## alu_top
module alu_top #(
    parameter A_WIDTH_TOP = 16,
    parameter B_WIDTH_TOP = 16
) (
    input   CLK,rst,
    input   [3 : 0] ALU_FUNC,
    input   [A_WIDTH_TOP - 1 : 0] A,
    input   [B_WIDTH_TOP - 1 : 0] B,
    output  [A_WIDTH_TOP + B_WIDTH_TOP - 1 : 0] Arith_OUT, Logic_OUT, CMP_OUT,Shift_OUT,
    output  Carry_OUT, Arith_Flag, Logic_Flag, CMP_Flag, Shift_Flag
);
For scale: roughly 5700 cells after synthesis.
export LEC_CHECK = 0
export ABC_AREA = 1
export CAP_MARGIN = 15
export CELL_PAD_IN_SITES_DETAIL_PLACEMENT = 2
export CELL_PAD_IN_SITES_GLOBAL_PLACEMENT = 3
export CORE_ASPECT_RATIO = 1.84
export CORE_MARGIN = 3
export CORE_UTILIZATION = 40
export CTS_CLUSTER_SIZE = 100
export GPL_ROUTABILITY_DRIVEN = 0
export MIN_ROUTING_LAYER = met1
export PLACE_DENSITY_LB_ADDON = 0.22
export SETUP_SLACK_MARGIN = 5.0
export SLEW_MARGIN = 20
export TNS_END_PERCENT = 90
create_clock -name core_clock -period 130.0 [get_ports {CLK}]
run.sh (not shown) runs the stock make flow with config.mk's settings and CLKGATE_MAP_FILE=.
Then changed:
- ABC_AREA: 1 -> unset
- CAP_MARGIN: 15 -> 20
- CELL_PAD_IN_SITES_DETAIL_PLACEMENT: 2 -> unset
- CELL_PAD_IN_SITES_GLOBAL_PLACEMENT: 3 -> unset
- CORE_ASPECT_RATIO: 1.84 -> unset
- CTS_CLUSTER_SIZE: 100 -> unset
- GPL_ROUTABILITY_DRIVEN: 0 -> unset
- GPL_TIMING_DRIVEN: unset -> 0
- MIN_ROUTING_LAYER: met1 -> unset
- PLACE_DENSITY_LB_ADDON: 0.22 -> unset
- SETUP_SLACK_MARGIN: 5.0 -> unset
- TNS_END_PERCENT: 90 -> 15
Outcome: Critical path depth falls by 182. Clock skew is unchanged. Clock-buffer cell count climbs by 1. Cell area came out lower by about 1.6%. Fmax fell by about 6%. Area after synthesis goes down by 3.0%.
Then changed:
- ABC_AREA: unset -> 0
- CAP_MARGIN: 20 -> 15
- CELL_PAD_IN_SITES_DETAIL_PLACEMENT: unset -> 2
- CELL_PAD_IN_SITES_GLOBAL_PLACEMENT: unset -> 3
- CORE_ASPECT_RATIO: unset -> 1.84
- CTS_CLUSTER_SIZE: unset -> 100
- GPL_ROUTABILITY_DRIVEN: unset -> 0
- GPL_TIMING_DRIVEN: 0 -> unset
- MIN_ROUTING_LAYER: unset -> met2
- PLACE_DENSITY: unset -> 0.46
- SETUP_SLACK_MARGIN: unset -> 5.0
- TNS_END_PERCENT: 15 -> 90
=>
- final area decreases by 1.6%
- core utilization went down by 0.69 points
- sequential cell count stays the same
Then changed:
- ABC_AREA: 0 -> 1
- CAP_MARGIN: 15 -> 20
- CELL_PAD_IN_SITES_GLOBAL_PLACEMENT: 3 -> unset
- CORE_ASPECT_RATIO: 1.84 -> 0.71
- CTS_CLUSTER_SIZE: 100 -> unset
- MIN_ROUTING_LAYER: met2 -> met1
- PLACE_DENSITY: 0.46 -> unset
- SETUP_SLACK_MARGIN: 5.0 -> unset
With this change the flow aborted during detailed placement on DPL-0033.
Die area rose by a few percent.
Area after synthesis rose by a few percent.
Synthesized cell count rose by about a fifth.
Then changed:
- ABC_AREA: 1 -> unset
- CELL_PAD_IN_SITES_DETAIL_PLACEMENT: 2 -> unset
- CORE_MARGIN: 3 -> 2
- GPL_ROUTABILITY_DRIVEN: 0 -> unset
- MIN_ROUTING_LAYER: met1 -> unset
Result:
- The new run produced a clean layout
- synthesized cell count is lower by about a fifth
- area after synthesis is lower by a few percent
- die area is lower by a few percent
Then changed:
- CORE_ASPECT_RATIO: 0.71 -> unset
- CORE_UTILIZATION: 40 -> 65
- PLACE_DENSITY_LB_ADDON: unset -> 0.02
- TNS_END_PERCENT: 90 -> 10
Outcome:
- The new run finished with timing, DRC and antenna clean
- setup slack gains 1.4 ns
- register-to-register slack hardly moves
- routed wire length falls by 14%
- final area went down by 1.6%
- via count stays flat
- critical path depth does not change
- first-iteration DRC count falls by 7.6%
- final cell count goes down by 7.2%
- clock-buffer cell count climbs by 1

---

Setup of run A:
Starting RTL as in the previous note.
## alu_top
module alu_top #(
    parameter A_WIDTH_TOP = 16,
    parameter B_WIDTH_TOP = 16
) (
    input   CLK,rst,
    input   [3 : 0] ALU_FUNC,
    input   [A_WIDTH_TOP - 1 : 0] A,
    input   [B_WIDTH_TOP - 1 : 0] B,
    output  [A_WIDTH_TOP + B_WIDTH_TOP - 1 : 0] Arith_OUT, Logic_OUT, CMP_OUT,Shift_OUT,
    output  Carry_OUT, Arith_Flag, Logic_Flag, CMP_Flag, Shift_Flag
);
make LEC_CHECK=0 CAP_MARGIN=20 CORE_ASPECT_RATIO=1.36 CORE_MARGIN=8 CORE_UTILIZATION=40 GPL_TIMING_DRIVEN=0 HOLD_SLACK_MARGIN=0.02 MAX_ROUTING_LAYER=met4 MIN_ROUTING_LAYER=met2 SLEW_MARGIN=20 TNS_END_PERCENT=15 finish   # period 178.0 ns
Run A has completed all stages; timing, DRC and antenna checks passed.
Relative to run A, the following input files were edited for run B:
Settings: clearing CORE_ASPECT_RATIO, which used to be 1.36; clearing MIN_ROUTING_LAYER, which used to be met2; clearing TNS_END_PERCENT, which used to be 15; swapping 40 for 23 in CORE_UTILIZATION; clearing GPL_TIMING_DRIVEN, which used to be 0; clearing MAX_ROUTING_LAYER, which used to be met4; clearing HOLD_SLACK_MARGIN, which used to be 0.02; swapping 8 for 2 in CORE_MARGIN; swapping 178.0 for 124.0 in the clock period (ns, I/O delays scaled along).
### Flow results
Run B and run A all finish clean.
Run B — post-placement cell count about 12% higher, run A as reference
sky130_fd_sc_hd__or4_4 as the slowest cell on the critical path was reported by run B, and sky130_fd_sc_hd__o21ai_1 by run A.
Looking at combinational share of cell area across run B and run A, the one that comes out lower is run B.
The yosys synthesis chip area on run A is in line with that on run B.
Setup changes, run B to run C
Settings: CORE_UTILIZATION changed from 23 to 70; MAX_ROUTING_LAYER newly set to met4; CTS_CLUSTER_DIAMETER newly set to 81; the clock period (ns, I/O delays scaled along) changed from 124.0 to 98.3.
## What came out
- Count of final setup violators for run C: 1 up relative to run B
- Status run C: flow complete, layout not clean - negative setup slack
- In the metrics for run C and run B, the one carrying the higher worst path required time is run B.
- Taking run B as the reference point, the register share of the cell area of run C falls by 0.40 points.
- Between run C and run B, it is run C whose first-iteration DRC count is higher, by about 100%.
- As far as cell count after synthesis goes, run C and run B are indistinguishable; the numbers are identical.
### run C -> run D
Settings: swapping 70 for 72 in CORE_UTILIZATION; putting CTS_CLUSTER_SIZE at 100 where nothing was set; clearing CTS_CLUSTER_DIAMETER, which used to be 81; putting ABC_AREA at 1 where nothing was set; clearing MAX_ROUTING_LAYER, which used to be met4; swapping 98.3 for 131.0 in the clock period (ns, I/O delays scaled along).
- Finished, but not clean: run C, with negative setup slack.
- Run D: PASS, flow complete, no timing, DRC or antenna violations
- Area figure in the yosys stat output in run D is about 3% above run C.
- The run showing the smaller final-report setup violation count is run D.
- First-pass iteration count of the detailed router in run D is 5 lower than in run C
- Run D reports its largest family of logic cells by area as simple AND/OR/NAND/NOR gates while run C reports adder cells.
## Diff of input files: run E against run D
Settings: ABC_AREA no longer set, was 1; CTS_CLUSTER_SIZE no longer set, was 100; CORE_UTILIZATION now 40, was 72; the clock period (ns, I/O delays scaled along) now 130.0, was 131.0.
## What came out
- Between run D and run E, count of mapped cells out of synthesis is higher for run D, run E comes in under that.
- Delta (run E minus run D): placeable core region grew by 0.039 sq mm, synthesized-area fraction occupied by ao, oa, aoi and oai cells increased by 9.6 points relative to the old numbers.
Setup changes, run E to run F
Settings: CORE_UTILIZATION: 40 -> 65; CTS_CLUSTER_DIAMETER: unset -> 323; CTS_CLUSTER_SIZE: unset -> 59; MAX_ROUTING_LAYER: unset -> met4.
Results
- Going from run E to run F, critical path required time shrinks by 0.03 ns.
- Cmp run E and run F / met2 track utilization from global routing / lower: run E
- Wire length of the first global-routing pass on run F is down relative to run E.
- Between run E and run F, cell area after placement is higher for run E, run F comes in under that.

---

Setup of harbor:
Starting RTL as in the previous note.
clock: 166.0 ns
lec_check: 0
abc_area: 0
cap_margin: 15
core_aspect_ratio: 0.57
core_margin: 8
core_utilization: 35
cts_cluster_diameter: 212
cts_cluster_size: 93
gpl_routability_driven: 0
gpl_timing_driven: 0
hold_slack_margin: 0.28
min_routing_layer: met1
place_density: 0.41
slew_margin: 0
tns_end_percent: 25
In summary, harbor completed successfully, with a layout that passed the timing, design-rule and antenna checks.
The following lists how delta was set up differently from harbor:
- ABC_AREA: 0 -> 1
- HOLD_SLACK_MARGIN: 0.28 -> unset
- SETUP_SLACK_MARGIN: unset -> 5.0
harbor completed end to end with timing, DRC and antenna clean. Having completed the whole flow, delta delivered a layout that passed the timing, design-rule and antenna checks. [compare] base=harbor new=delta: worst setup margin up 3.47 ns, clock latency reported for the late side of the worst-skew pair roughly the same. Between harbor and delta, the combined area of the multi-input logic cells is lower for delta. Run comparison: delta top logic cell family in the synthesized netlist simple AND/OR/NAND/NOR gates; harbor top logic cell family in the synthesized netlist adder cells. Die area (lower): harbor. Going from harbor to delta, arrival time at the worst endpoint moved down; simple-gate area share of the yosys netlist now larger. Diff harbor and delta: routed length on met2 lower in delta. Sequential share of layout area: delta vs harbor — no meaningful difference.
Setup changes, delta to nickel
- CTS_CLUSTER_DIAMETER changed from 212 to 261
- CTS_CLUSTER_SIZE changed from 93 to 98
- GPL_ROUTABILITY_DRIVEN removed (was 0)
- CORE_MARGIN changed from 8 to 10
- GPL_TIMING_DRIVEN removed (was 0)
- CORE_UTILIZATION changed from 35 to 16
- CORE_ASPECT_RATIO removed (was 0.57)
- PLACE_DENSITY changed from 0.41 to 0.77
[summary]
nickel ended with less non-clock buffering overhead in the final layout than delta.
Of delta and nickel, nickel shows the higher worst slew margin relative to its limit, with delta below it.
Diff delta -> nickel: fmax rose 0.87 MHz; area after synthesis about even.
Overall routing resource usage in nickel is 15 points lower than in delta
Diff delta -> nickel | total wire length after detailed routing | down by more than 10%
From delta to nickel the numbers moved as follows: minimum clock period after layout shows a reduction of 15.17 ns.
--- input diff nickel..onyx ---
- changing CTS_CLUSTER_SIZE from 98 to 41
- setting HOLD_SLACK_MARGIN to -0.08 for the first time
- changing CORE_MARGIN from 10 to 2
- changing CORE_UTILIZATION from 16 to 72
- removing PLACE_DENSITY (formerly 0.77)
- setting MAX_ROUTING_LAYER to met4 for the first time
- changing SLEW_MARGIN from 0 to 20
- changing the clock period (ns, I/O delays scaled along) from 166.0 to 102.0
Findings:
- When the final numbers for nickel and onyx were put side by side, the vertical extent of the die turned out to be greater in nickel.
- The worst hold slack of onyx was superior to that of nickel.
- onyx vs nickel: routed wire length up
- Number of flip-flops and latches in the synthesized netlist came out exactly the same in nickel and onyx.
- The final cell count reported for onyx is smaller than that of nickel by 22%.
- On setup slack, the higher figure sits with nickel, not onyx.
#### Input delta (quartz over onyx)
- MAX_ROUTING_LAYER no longer set, was met4
- CTS_CLUSTER_SIZE now 93, was 41
- PLACE_DENSITY_LB_ADDON now 0.0, previously not set
- MIN_ROUTING_LAYER now met2, was met1
- CORE_UTILIZATION now 24, was 72
- HOLD_SLACK_MARGIN no longer set, was -0.08
- SLEW_MARGIN now 0, was 20
- the clock period (ns, I/O delays scaled along) now 166.0, was 102.0
### Flow results
- Between onyx and quartz, final critical-path setup slack is higher for quartz, onyx comes in under that.
- Sort onyx and quartz by post-layout utilization of the core, ascending, and quartz comes first.
- Lower setup slack after placement among onyx and quartz: onyx
